==> inputs of onyx <==
## adpll_ctr
module adpll_ctr
   (
    input                     rst,
    input                     clk,
    input                     valid,
    input [5-1:0] address,
    input [26-1:0] wdata,
    input                     wstrb,
    output [1:0]              rdata,
    output reg                ready,
    input                     data_mod,  
    output                    dco_pd,
    output reg [1:0]          dco_osc_gain,
    output [4:0]              dco_c_l_rall,
    output [4:0]              dco_c_l_row,
    output [4:0]              dco_c_l_col,
    output [15:0]             dco_c_m_rall,
    output [15:0]             dco_c_m_row,
    output [15:0]             dco_c_m_col,
    output [15:0]             dco_c_s_rall,
    output [15:0]             dco_c_s_row,
    output [15:0]             dco_c_s_col,
    output                    tdc_pd,
    output                    tdc_pd_inj,
    output reg [2:0]          tdc_ctr_freq,
    input [6:0]               tdc_ripple_count,
    input [15:0]              tdc_phase
    );
==> flow/config.mk <==
export PLATFORM = sky130hd
export DESIGN_NAME = adpll_ctr
export DESIGN_NICKNAME = adpll_ctr
export VERILOG_FILES = /design/flow/design.v
export SDC_FILE = /design/flow/constraint.sdc
export NUM_CORES = 4
export LEC_CHECK = 0
export ABC_AREA = 1
export CAP_MARGIN = 20
export CELL_PAD_IN_SITES_GLOBAL_PLACEMENT = 2
export CORE_ASPECT_RATIO = 0.85
export CORE_MARGIN = 3
export CORE_UTILIZATION = 41
export CTS_CLUSTER_DIAMETER = 322
export GPL_ROUTABILITY_DRIVEN = 0
export MAX_ROUTING_LAYER = met5
export PLACE_DENSITY = 0.54
export SETUP_SLACK_MARGIN = 0.12
export SLEW_MARGIN = 20
export TNS_END_PERCENT = 30
==> flow/constraint.sdc <==
create_clock -name core_clock -period 70.7 [get_ports {clk}]
set_input_delay 14.1400 -clock core_clock [delete_from_list [all_inputs] [get_ports {clk}]]
set_output_delay 14.1400 -clock core_clock [all_outputs]
set_load 0.01 [all_outputs]
run.sh (not shown) runs the stock make flow with config.mk's settings and CLKGATE_MAP_FILE=.
==> tundra (differences from onyx) <==
Settings changed: ABC_AREA 1 to default, CELL_PAD_IN_SITES_GLOBAL_PLACEMENT 2 to default, CORE_ASPECT_RATIO 0.85 to default, CORE_MARGIN 3 to 2, CORE_UTILIZATION 41 to 72, CTS_CLUSTER_DIAMETER 322 to 41, CTS_CLUSTER_SIZE from default to 15, GPL_ROUTABILITY_DRIVEN 0 to default, MAX_ROUTING_LAYER met5 to default, PLACE_DENSITY 0.54 to 0.38, SETUP_SLACK_MARGIN 0.12 to 3.12, TNS_END_PERCENT 30 to default.
==> flow/constraint.sdc (replaced) <==
create_clock -name core_clock -period 12.1 [get_ports {clk}]
set_input_delay 2.4200 -clock core_clock [delete_from_list [all_inputs] [get_ports {clk}]]
set_output_delay 2.4200 -clock core_clock [all_outputs]
set_load 0.01 [all_outputs]
==> garnet (differences from onyx) <==
Settings changed: ABC_AREA 1 to default, CELL_PAD_IN_SITES_GLOBAL_PLACEMENT 2 to default, CORE_ASPECT_RATIO 0.85 to default, CORE_MARGIN 3 to 2, CORE_UTILIZATION 41 to 40, CTS_CLUSTER_DIAMETER 322 to default, GPL_ROUTABILITY_DRIVEN 0 to default, MAX_ROUTING_LAYER met5 to default, PLACE_DENSITY 0.54 to 0.6, SETUP_SLACK_MARGIN 0.12 to default, TNS_END_PERCENT 30 to default.
==> flow/constraint.sdc (replaced) <==
create_clock -name core_clock -period 40.0 [get_ports {clk}]
set_input_delay 8.0000 -clock core_clock [delete_from_list [all_inputs] [get_ports {clk}]]
set_output_delay 8.0000 -clock core_clock [all_outputs]
set_load 0.01 [all_outputs]
==> qor summary <==
quantity                                                               tundra                      garnet                        onyx
Result of the run                                      stopped before the end  no timing/DRC/antenna violations  no timing/DRC/antenna violations
Failing step                                               detailed placement                           -                           -
Post-CTS Setup Bufs                                                         -                           0                           0
Classification of the worst-slack hold path                                 -                   reg2async                     reg2reg
Total core area                                                    63000 um^2                 114000 um^2                 103000 um^2
Chip Area                                                          65700 um^2                 117000 um^2                 108000 um^2
Final Instance Area                                                         -                  52200 um^2                  47700 um^2
Post-placement setup slack                                                  -                 -0.00796 ns                    20.55 ns
Met2 demand-to-capacity share in global routing                             -                       44.3%                       42.0%
Amount of wire on met3 after detailed routing                               -                     8.86 mm                     7.74 mm
Combinational fraction of the cell area                                     -                       60.0%                       55.2%
Clock Sinks                                                                 -                         482                         482
Number of tap cells inserted                                                -                        1512                        1375
Post-layout utilization of the core                                         -                       45.8%                       46.5%
CTS clk-pin slew, worst paths                                               -                     0.07 ns                     0.06 ns
Final WS setup                                                              -                     1.14 ns                    20.09 ns
Layer with the highest usage after global routing                           -                        met2                        met2
CP Capture Point                                                            -                    rdata[0]                    rdata[0]
Clock latency at the later pin of the worst-skew pair                       -                     0.72 ns                     0.70 ns
DP Area                                                                     -                  49700 um^2                  45500 um^2
DRT Wirelength                                                              -                      160 mm                      147 mm
Cell at the root of the clock tree                                          -  sky130_fd_sc_hd__clkbuf_16  sky130_fd_sc_hd__clkbuf_16
Antenna diode instance count                                                -                           0                           2
